Design ARM, start of the top module:
module ARM (
  input         clk,
  input         rst,
  output [31:0] IMEM_ADDR,
  input  [31:0] IMEM_DATA,
  output        SRAM_WE_N,
  output [16:0] SRAM_ADDR,
  output [31:0] SRAM_DQ_OUT,
  input  [31:0] SRAM_DQ_IN
);
Size: ~8200 cells after synthesis, about 860 flip-flops, roughly 150 I/O pins.
==> flow/config.mk <==
export PLATFORM = sky130hd
export DESIGN_NAME = ARM
export DESIGN_NICKNAME = ARM
export VERILOG_FILES = /design/flow/design.v
export SDC_FILE = /design/flow/constraint.sdc
export NUM_CORES = 4
export LEC_CHECK = 0
export ABC_AREA = 1
export CAP_MARGIN = 5
export CELL_PAD_IN_SITES_DETAIL_PLACEMENT = 1
export CORE_MARGIN = 2
export CORE_UTILIZATION = 15
export CTS_CLUSTER_DIAMETER = 23
export GPL_ROUTABILITY_DRIVEN = 1
export GPL_TIMING_DRIVEN = 1
export HOLD_SLACK_MARGIN = -0.03
export MIN_ROUTING_LAYER = met2
export PLACE_DENSITY_LB_ADDON = 0.1
export SETUP_SLACK_MARGIN = 5.0
export SLEW_MARGIN = 10
export TNS_END_PERCENT = 75
==> flow/constraint.sdc <==
create_clock -name core_clock -period 30.4 [get_ports {clk}]
set_input_delay 6.0800 -clock core_clock [delete_from_list [all_inputs] [get_ports {clk}]]
set_output_delay 6.0800 -clock core_clock [all_outputs]
set_load 0.01 [all_outputs]
run.sh (not shown) runs the stock make flow with config.mk's settings and CLKGATE_MAP_FILE=.
The starting point finished clean.
Then changed:
==> flow/config.mk (replaced) <==
export PLATFORM = sky130hd
export DESIGN_NAME = ARM
export DESIGN_NICKNAME = ARM
export VERILOG_FILES = /design/flow/design.v
export SDC_FILE = /design/flow/constraint.sdc
export NUM_CORES = 4
export LEC_CHECK = 0
export ABC_AREA = 0
export CAP_MARGIN = 40
export CELL_PAD_IN_SITES_DETAIL_PLACEMENT = 1
export CELL_PAD_IN_SITES_GLOBAL_PLACEMENT = 2
export CORE_ASPECT_RATIO = 0.67
export CORE_MARGIN = 2
export CORE_UTILIZATION = 71
export CTS_CLUSTER_SIZE = 40
export GPL_TIMING_DRIVEN = 0
export HOLD_SLACK_MARGIN = 0.15
export PLACE_DENSITY_LB_ADDON = 0.23
export SETUP_SLACK_MARGIN = 1.0
export SLEW_MARGIN = 5
export TNS_END_PERCENT = 80
==> flow/constraint.sdc (replaced) <==
create_clock -name core_clock -period 20.0 [get_ports {clk}]
set_input_delay 4.0000 -clock core_clock [delete_from_list [all_inputs] [get_ports {clk}]]
set_output_delay 4.0000 -clock core_clock [all_outputs]
set_load 0.01 [all_outputs]
With this change the flow ended with an error in global placement without I/O with FLW-0024.
Area after synthesis decreases by 2.7%.
Die area goes down by 79%.
Synthesized cell count shrinks by 18%.
Then changed:
==> flow/config.mk (replaced) <==
export PLATFORM = sky130hd
export DESIGN_NAME = ARM
export DESIGN_NICKNAME = ARM
export VERILOG_FILES = /design/flow/design.v
export SDC_FILE = /design/flow/constraint.sdc
export NUM_CORES = 4
export LEC_CHECK = 0
export ABC_AREA = 0
export CAP_MARGIN = 20
export CELL_PAD_IN_SITES_DETAIL_PLACEMENT = 1
export CORE_MARGIN = 2
export CORE_UTILIZATION = 26
export GPL_ROUTABILITY_DRIVEN = 1
export GPL_TIMING_DRIVEN = 0
export HOLD_SLACK_MARGIN = -0.0
export MAX_ROUTING_LAYER = met5
export MIN_ROUTING_LAYER = met1
export SETUP_SLACK_MARGIN = 2.83
export SLEW_MARGIN = 0
export TNS_END_PERCENT = 45
Outcome: With this change the flow completed without violations; area after synthesis stays the same; synthesized cell count does not change; die area is higher to 2.7 times its value.
Then changed:
==> flow/config.mk (replaced) <==
export PLATFORM = sky130hd
export DESIGN_NAME = ARM
export DESIGN_NICKNAME = ARM
export VERILOG_FILES = /design/flow/design.v
export SDC_FILE = /design/flow/constraint.sdc
export NUM_CORES = 4
export LEC_CHECK = 0
export CAP_MARGIN = 40
export CORE_MARGIN = 2
export CORE_UTILIZATION = 40
export SETUP_SLACK_MARGIN = 5.0
export SLEW_MARGIN = 30
==> flow/constraint.sdc (replaced) <==
create_clock -name core_clock -period 19.0 [get_ports {clk}]
set_input_delay 3.8000 -clock core_clock [delete_from_list [all_inputs] [get_ports {clk}]]
set_output_delay 3.8000 -clock core_clock [all_outputs]
set_load 0.01 [all_outputs]
After rerunning: The new run finished clean. Routed wire length came out lower by a quarter to a third. Worst setup slack is better by 0.16 ns. Die area fell by a quarter to a third. Non-clock buffer count drops by 437.
